## run A
==> flow/design.v (excerpt) <==
module maxfinder(clk, rst, start, x1, x2, x3, x4, eps, done, result);
For scale: ~120 flip-flops, roughly 34 I/O pins, ~0.013 mm² of cells after synthesis.
export LEC_CHECK = 0
export ABC_AREA = 1
export CAP_MARGIN = 5
export CORE_MARGIN = 2
export CORE_UTILIZATION = 72
export CTS_CLUSTER_DIAMETER = 26
export CTS_CLUSTER_SIZE = 59
export PLACE_DENSITY = 0.35
export SETUP_SLACK_MARGIN = 1.48
export SLEW_MARGIN = 20
create_clock -name core_clock -period 5.73 [get_ports {clk}]
run.sh (not shown) runs the stock make flow with config.mk's settings and CLKGATE_MAP_FILE=.
> inputs changed (run A -> run B)
- CAP_MARGIN now 20, was 5
- PLACE_DENSITY no longer set, was 0.35
- CTS_CLUSTER_SIZE no longer set, was 59
- PLACE_DENSITY_LB_ADDON now 0.19, previously not set
- the clock period (ns, I/O delays scaled along) now 6.06, was 5.73
==> results <==
- Portion of the layout cell area used by clock cells ended up 0.23 points lower on run B than on run A.
- Of run B and run A, the lower clock share of power belongs to run B.
- Diff run A -> run B | final total power | down slightly
The following lists how run C was set up differently from run B:
- PLACE_DENSITY_LB_ADDON removed (was 0.19)
- CORE_UTILIZATION changed from 72 to 65
- SETUP_SLACK_MARGIN removed (was 1.48)
- ABC_AREA removed (was 1)
- CTS_CLUSTER_DIAMETER removed (was 26)
- the clock period (ns, I/O delays scaled along) changed from 6.06 to 5.02
Notes after the runs:
To summarise run C: no stage aborted, but the layout did not pass its checks, failing on negative setup slack.
From run B to run C the numbers moved as follows: chip area in the Yosys report saw a decrease, count of placed standard cells including taps saw an increase.
Changes observed in run C relative to run B: detailed-placement wirelength estimate went up by about 5%; area of the core up 9.6%; fmax rose by 1.2%; synthesized area per cell went up by 0.91 µm².
Horizontal die dimension: lower on run B
For run B, the endpoint of the most critical setup path was datapath.my_x3.reg1.out$_SDFFE_PP0P_, unlike run C, where it was datapath.my_x1.reg1.out$_SDFFE_PP0P_.
Run C against run B: area share of and-or/or-and cells after synthesis now larger, total design power moved down, final hold slack decreased by 0.023 ns relative to the old numbers.

---

maxfinder again, from the RTL that the note above started with.
Settings: LEC_CHECK=0, CAP_MARGIN=20, CELL_PAD_IN_SITES_DETAIL_PLACEMENT=1, CORE_ASPECT_RATIO=1.99, CORE_MARGIN=4, CORE_UTILIZATION=40, CTS_CLUSTER_DIAMETER=23, GPL_ROUTABILITY_DRIVEN=1, MAX_ROUTING_LAYER=met4, MIN_ROUTING_LAYER=met1, SETUP_SLACK_MARGIN=2.31, SLEW_MARGIN=20, TNS_END_PERCENT=20; clock period 9.0 ns.
Edit:
Settings changed: CELL_PAD_IN_SITES_DETAIL_PLACEMENT 1 to unset, CORE_ASPECT_RATIO 1.99 to unset, CORE_MARGIN 4 to 2, CTS_CLUSTER_DIAMETER 23 to 400, CTS_CLUSTER_SIZE set to 100, GPL_ROUTABILITY_DRIVEN 1 to unset, MAX_ROUTING_LAYER met4 to unset, MIN_ROUTING_LAYER met1 to unset, SETUP_SLACK_MARGIN 2.31 to -0.88, TNS_END_PERCENT 20 to unset.
Outcome:
- cell area falls slightly
- worst setup slack improves by 0.053 ns
- register-to-register slack improves by 0.05 ns

---

exp/ember:
Starting RTL as in the previous note.
## maxfinder
module maxfinder(clk, rst, start, x1, x2, x3, x4, eps, done, result);
make LEC_CHECK=0 ABC_AREA=1 CAP_MARGIN=20 CORE_MARGIN=2 CORE_UTILIZATION=64 CTS_CLUSTER_DIAMETER=334 CTS_CLUSTER_SIZE=96 PLACE_DENSITY=0.43 SLEW_MARGIN=20 TNS_END_PERCENT=10 finish   # period 3.68 ns
Nothing crashed in exp/ember and all stages finished; the problem is that the final layout failed, the offending checks being setup timing.
Input changes introduced in exp/yarrow (baseline for comparison: exp/ember):
- CORE_UTILIZATION: 64 -> 72
- CTS_CLUSTER_DIAMETER: 334 -> unset
- CTS_CLUSTER_SIZE: 96 -> unset
- PLACE_DENSITY: 0.43 -> unset
- PLACE_DENSITY_LB_ADDON: unset -> 0.19
- TNS_END_PERCENT: 10 -> unset
- the clock period (ns, I/O delays scaled along): 3.68 -> 6.06
### Flow results
Summary of exp/yarrow over exp/ember: final area down about 14%; relative max-transition margin down 1.4 points; amount of wire on met3 after detailed routing down 400 um; number of standard cells in the layout, taps in and fillers out down 259; fraction of area in registers up 2.3 points.
exp/yarrow vs exp/ember, endpoint of the most critical setup path: datapath.PU3.reg4.reg9.out vs datapath.my_x4.reg2.out
Of the two candidates, exp/ember has the worse worst slack at placement and exp/yarrow the better one.
Initial antenna violation count: lower on exp/ember
exp/yarrow completed every stage of the flow, and the final layout passed the timing, design-rule and antenna checks.
The total cell area at the placement stage of exp/yarrow falls short of that of exp/ember by 0.0018 mm2.
Edits applied to the flow inputs when going from exp/yarrow to exp/violet:
- PLACE_DENSITY_LB_ADDON: 0.19 -> unset
- CTS_CLUSTER_DIAMETER: unset -> 221
- the clock period (ns, I/O delays scaled along): 6.06 -> 3.73
--- outcome ---
- exp/violet: it failed with a tool error in global routing (5_1_grt), so there are no final results.
- Comparing exp/yarrow against exp/violet, there is no change at all in number of buffers inserted during clock tree synthesis.
- exp/violet falls short of exp/yarrow in worst slack after detailed placement.
- Post-synthesis async set-or-reset flop share across exp/violet and exp/yarrow: no real change.
- Compared with exp/yarrow, in exp/violet chip width barely changed, detailed placer's ending HPWL climbed about 24%, mapped cell area barely changed.
- Of exp/violet and exp/yarrow, it is exp/violet that has the lower final weighted congestion of routability-driven global placement.

---

Starting RTL as in the previous note.
make LEC_CHECK=0 ABC_AREA=1 CAP_MARGIN=5 CELL_PAD_IN_SITES_DETAIL_PLACEMENT=2 CELL_PAD_IN_SITES_GLOBAL_PLACEMENT=2 CORE_MARGIN=9 CORE_UTILIZATION=38 CTS_CLUSTER_DIAMETER=95 CTS_CLUSTER_SIZE=11 GPL_TIMING_DRIVEN=0 MIN_ROUTING_LAYER=met2 SLEW_MARGIN=10 finish   # period 6.48 ns
The first run ran to the end with no violations.
Edit:
Settings changed: ABC_AREA 1 to not set, CAP_MARGIN 5 to 20, CELL_PAD_IN_SITES_DETAIL_PLACEMENT 2 to not set, CELL_PAD_IN_SITES_GLOBAL_PLACEMENT 2 to not set, CORE_MARGIN 9 to 2, CORE_UTILIZATION 38 to 65, CTS_CLUSTER_DIAMETER 95 to not set, CTS_CLUSTER_SIZE 11 to not set, GPL_TIMING_DRIVEN 0 to not set, MIN_ROUTING_LAYER met2 to not set, SLEW_MARGIN 10 to 20.
Clock period 6.48 ns to 5.01 ns, I/O delays scaled along.
After rerunning: This time the run finished with negative setup slack left. Cell area came out higher by 11%. Count of clock-buffer cells in the layout came out lower by 7. Wire length came out lower by 20%. Via count came out lower by 27%. Sequential power came out higher by 25%. Non-clock buffer count came out higher by 133. Register-to-register slack is worse by 0.86 ns. Maximum frequency came out higher by 11%. Core utilization came out higher by 40 points. Worst setup slack is worse by 0.86 ns.

---

run 1:
Starting RTL as in the previous note.
Settings: LEC_CHECK=0, ABC_AREA=1, CAP_MARGIN=20, CORE_ASPECT_RATIO=0.5, CORE_MARGIN=2, CORE_UTILIZATION=72, CTS_CLUSTER_DIAMETER=221, CTS_CLUSTER_SIZE=98, SETUP_SLACK_MARGIN=0.68, SLEW_MARGIN=20; clock period 3.73 ns.
Run 1 is listed as incomplete: the tool reported an error in clock tree synthesis and the run ended there.
[inputs] run 2 vs run 1
Settings: CORE_ASPECT_RATIO removed (was 0.5); CTS_CLUSTER_DIAMETER removed (was 221); CTS_CLUSTER_SIZE removed (was 98); ABC_AREA removed (was 1); SETUP_SLACK_MARGIN removed (was 0.68); CORE_UTILIZATION changed from 72 to 17; the clock period (ns, I/O delays scaled along) changed from 3.73 to 9.49.
[summary]
- Run 2 closes out successfully: all stages finished, all timing, DRC and antenna checks passed.
- Count of cell types in the netlist: run 2 vs run 1 up about 33%
- Total standard cell area after synthesis | run 2 below run 1
- [compare] base=run 1 new=run 2: half-perimeter wire length after placement fell 29%, multiplexer area fraction after synthesis up 0.61 points, yosys stat chip area down about 0.33%.
Changes in run 3 relative to run 2:
Settings: putting CTS_CLUSTER_SIZE at 98 where nothing was set; putting CTS_CLUSTER_DIAMETER at 400 where nothing was set; swapping 17 for 63 in CORE_UTILIZATION; swapping 9.49 for 9.0 in the clock period (ns, I/O delays scaled along).
Both conditions hold for run 3: the flow ran to the end and the final layout passed the timing, design-rule and antenna checks. Comparing run 3 and run 2, number of stages on the worst setup path is lower on run 2. Run 3 vs run 2, count of clock-buffer cells in the layout went down by 1. Note that the final cell count recorded for run 3 amounts to 0.71 times the value seen in run 2. Run 2 → run 3: number of cells after detailed placement shrank by 30%, total of fill cells in the finished design shrank by 6327, cell area shrank by 880 sq um. Worst hold slack: run 3 vs run 2 — no meaningful difference. Reported for run 3 and run 2, synthesis area per yosys turned out identical to the last digit. Diff run 3..run 2 | fraction of power consumed by sequential logic | negligible.

---

maxfinder again, from the RTL that the note above started with.
clock: 5.07 ns
lec_check: 0
abc_area: 1
cap_margin: 15
cell_pad_in_sites_global_placement: 0
core_aspect_ratio: 1.75
core_margin: 2
core_utilization: 71
cts_cluster_diameter: 48
cts_cluster_size: 14
gpl_routability_driven: 1
max_routing_layer: met5
min_routing_layer: met1
place_density_lb_addon: 0.19
setup_slack_margin: 1.27
slew_margin: 20
tns_end_percent: 10
The first run ran to the end with violations: setup timing.
Then changed:
==> flow/config.mk (replaced) <==
export PLATFORM = sky130hd
export DESIGN_NAME = maxfinder
export DESIGN_NICKNAME = maxfinder
export VERILOG_FILES = /design/flow/design.v
export SDC_FILE = /design/flow/constraint.sdc
export NUM_CORES = 4
export LEC_CHECK = 0
export CAP_MARGIN = 30
export CELL_PAD_IN_SITES_GLOBAL_PLACEMENT = 1
export CORE_ASPECT_RATIO = 1.75
export CORE_MARGIN = 2
export CORE_UTILIZATION = 58
export GPL_ROUTABILITY_DRIVEN = 1
export MAX_ROUTING_LAYER = met5
export MIN_ROUTING_LAYER = met1
export PLACE_DENSITY_LB_ADDON = 0.19
export SLEW_MARGIN = 20
export TNS_END_PERCENT = 10
==> flow/constraint.sdc (replaced) <==
create_clock -name core_clock -period 5.33 [get_ports {clk}]
set_input_delay 1.0660 -clock core_clock [delete_from_list [all_inputs] [get_ports {clk}]]
set_output_delay 1.0660 -clock core_clock [all_outputs]
set_load 0.01 [all_outputs]
- The changed run completed and failed the layout checks on setup timing
- wire length fell by 12%
- global-route usage came out lower by 8.6 points
- final cell count fell by 5.2%
- final area drops by 1.5%
Then changed:
--- a/flow/config.mk
+++ b/flow/config.mk
@@ -7,7 +7,10 @@
 export LEC_CHECK = 0
+export ABC_AREA = 1
 export CAP_MARGIN = 30
-export CELL_PAD_IN_SITES_GLOBAL_PLACEMENT = 1
+export CELL_PAD_IN_SITES_GLOBAL_PLACEMENT = 0
 export CORE_ASPECT_RATIO = 1.75
 export CORE_MARGIN = 2
-export CORE_UTILIZATION = 58
+export CORE_UTILIZATION = 72
+export CTS_CLUSTER_DIAMETER = 48
+export CTS_CLUSTER_SIZE = 14
 export GPL_ROUTABILITY_DRIVEN = 1
==> flow/constraint.sdc (replaced) <==
create_clock -name core_clock -period 5.07 [get_ports {clk}]
set_input_delay 1.0140 -clock core_clock [delete_from_list [all_inputs] [get_ports {clk}]]
set_output_delay 1.0140 -clock core_clock [all_outputs]
set_load 0.01 [all_outputs]
=>
- The new run finished but failed the layout checks on setup timing
- routed wire length rose by 40%
- synthesized cell count rose by 11%
- core utilization rose by 18 points
Then changed:
--- a/flow/config.mk
+++ b/flow/config.mk
@@ -7,3 +7,2 @@
 export LEC_CHECK = 0
-export ABC_AREA = 1
 export CAP_MARGIN = 30
@@ -14,3 +13,2 @@
 export CTS_CLUSTER_DIAMETER = 48
-export CTS_CLUSTER_SIZE = 14
 export GPL_ROUTABILITY_DRIVEN = 1
==> flow/constraint.sdc (replaced) <==
create_clock -name core_clock -period 5.33 [get_ports {clk}]
set_input_delay 1.0660 -clock core_clock [delete_from_list [all_inputs] [get_ports {clk}]]
set_output_delay 1.0660 -clock core_clock [all_outputs]
set_load 0.01 [all_outputs]
The changed run produced a layout that fails on setup timing.
Register-to-register slack gets worse by 0.14 ns.
Design area goes down by 2.1%.
Global-route usage goes up by 3.5 points.
Worst setup slack is worse by 0.14 ns.
Sequential share of layout area increases by 0.31 points.
Synthesized cell count drops by about 10%.
Clock-buffer cell count is lower by 4.
Sequential power came out lower by about 8%.
Die size went down by about 0.32%.
Then changed:
==> flow/config.mk (replaced) <==
export PLATFORM = sky130hd
export DESIGN_NAME = maxfinder
export DESIGN_NICKNAME = maxfinder
export VERILOG_FILES = /design/flow/design.v
export SDC_FILE = /design/flow/constraint.sdc
export NUM_CORES = 4
export LEC_CHECK = 0
export CAP_MARGIN = 20
export CORE_MARGIN = 2
export CORE_UTILIZATION = 40
export SLEW_MARGIN = 20
==> flow/constraint.sdc (replaced) <==
create_clock -name core_clock -period 6.57 [get_ports {clk}]
set_input_delay 1.3140 -clock core_clock [delete_from_list [all_inputs] [get_ports {clk}]]
set_output_delay 1.3140 -clock core_clock [all_outputs]
set_load 0.01 [all_outputs]
The changed run ran to the end with no violations.
Power goes down by 29%.
Die size goes up by 77%.
Register-to-register slack gains 0.85 ns.
Critical path depth goes down by 2.
Utilization goes down by 42 points.
First-iteration DRC count goes down by 63%.
Worst setup slack gains 0.85 ns.
Routed wire length goes down by 32%.
Hold slack loses 0.013 ns.
Global-route usage goes down by 25 points.
Then changed:
--- a/flow/config.mk
+++ b/flow/config.mk
@@ -10,2 +10,5 @@
 export CORE_UTILIZATION = 40
+export CTS_CLUSTER_DIAMETER = 380
+export CTS_CLUSTER_SIZE = 99
+export SETUP_SLACK_MARGIN = 1.82
 export SLEW_MARGIN = 20
==> flow/constraint.sdc (replaced) <==
create_clock -name core_clock -period 9.0 [get_ports {clk}]
set_input_delay 1.8000 -clock core_clock [delete_from_list [all_inputs] [get_ports {clk}]]
set_output_delay 1.8000 -clock core_clock [all_outputs]
set_load 0.01 [all_outputs]
Outcome: Power fell by a quarter to a third; die size does not change; non-clock buffer count fell by 8; synthesized area stays the same; sequential cell count stays the same; routed wire length fell slightly; design area fell slightly; sequential power fell by a quarter to a third.
Power and IR drop assume default switching activity.
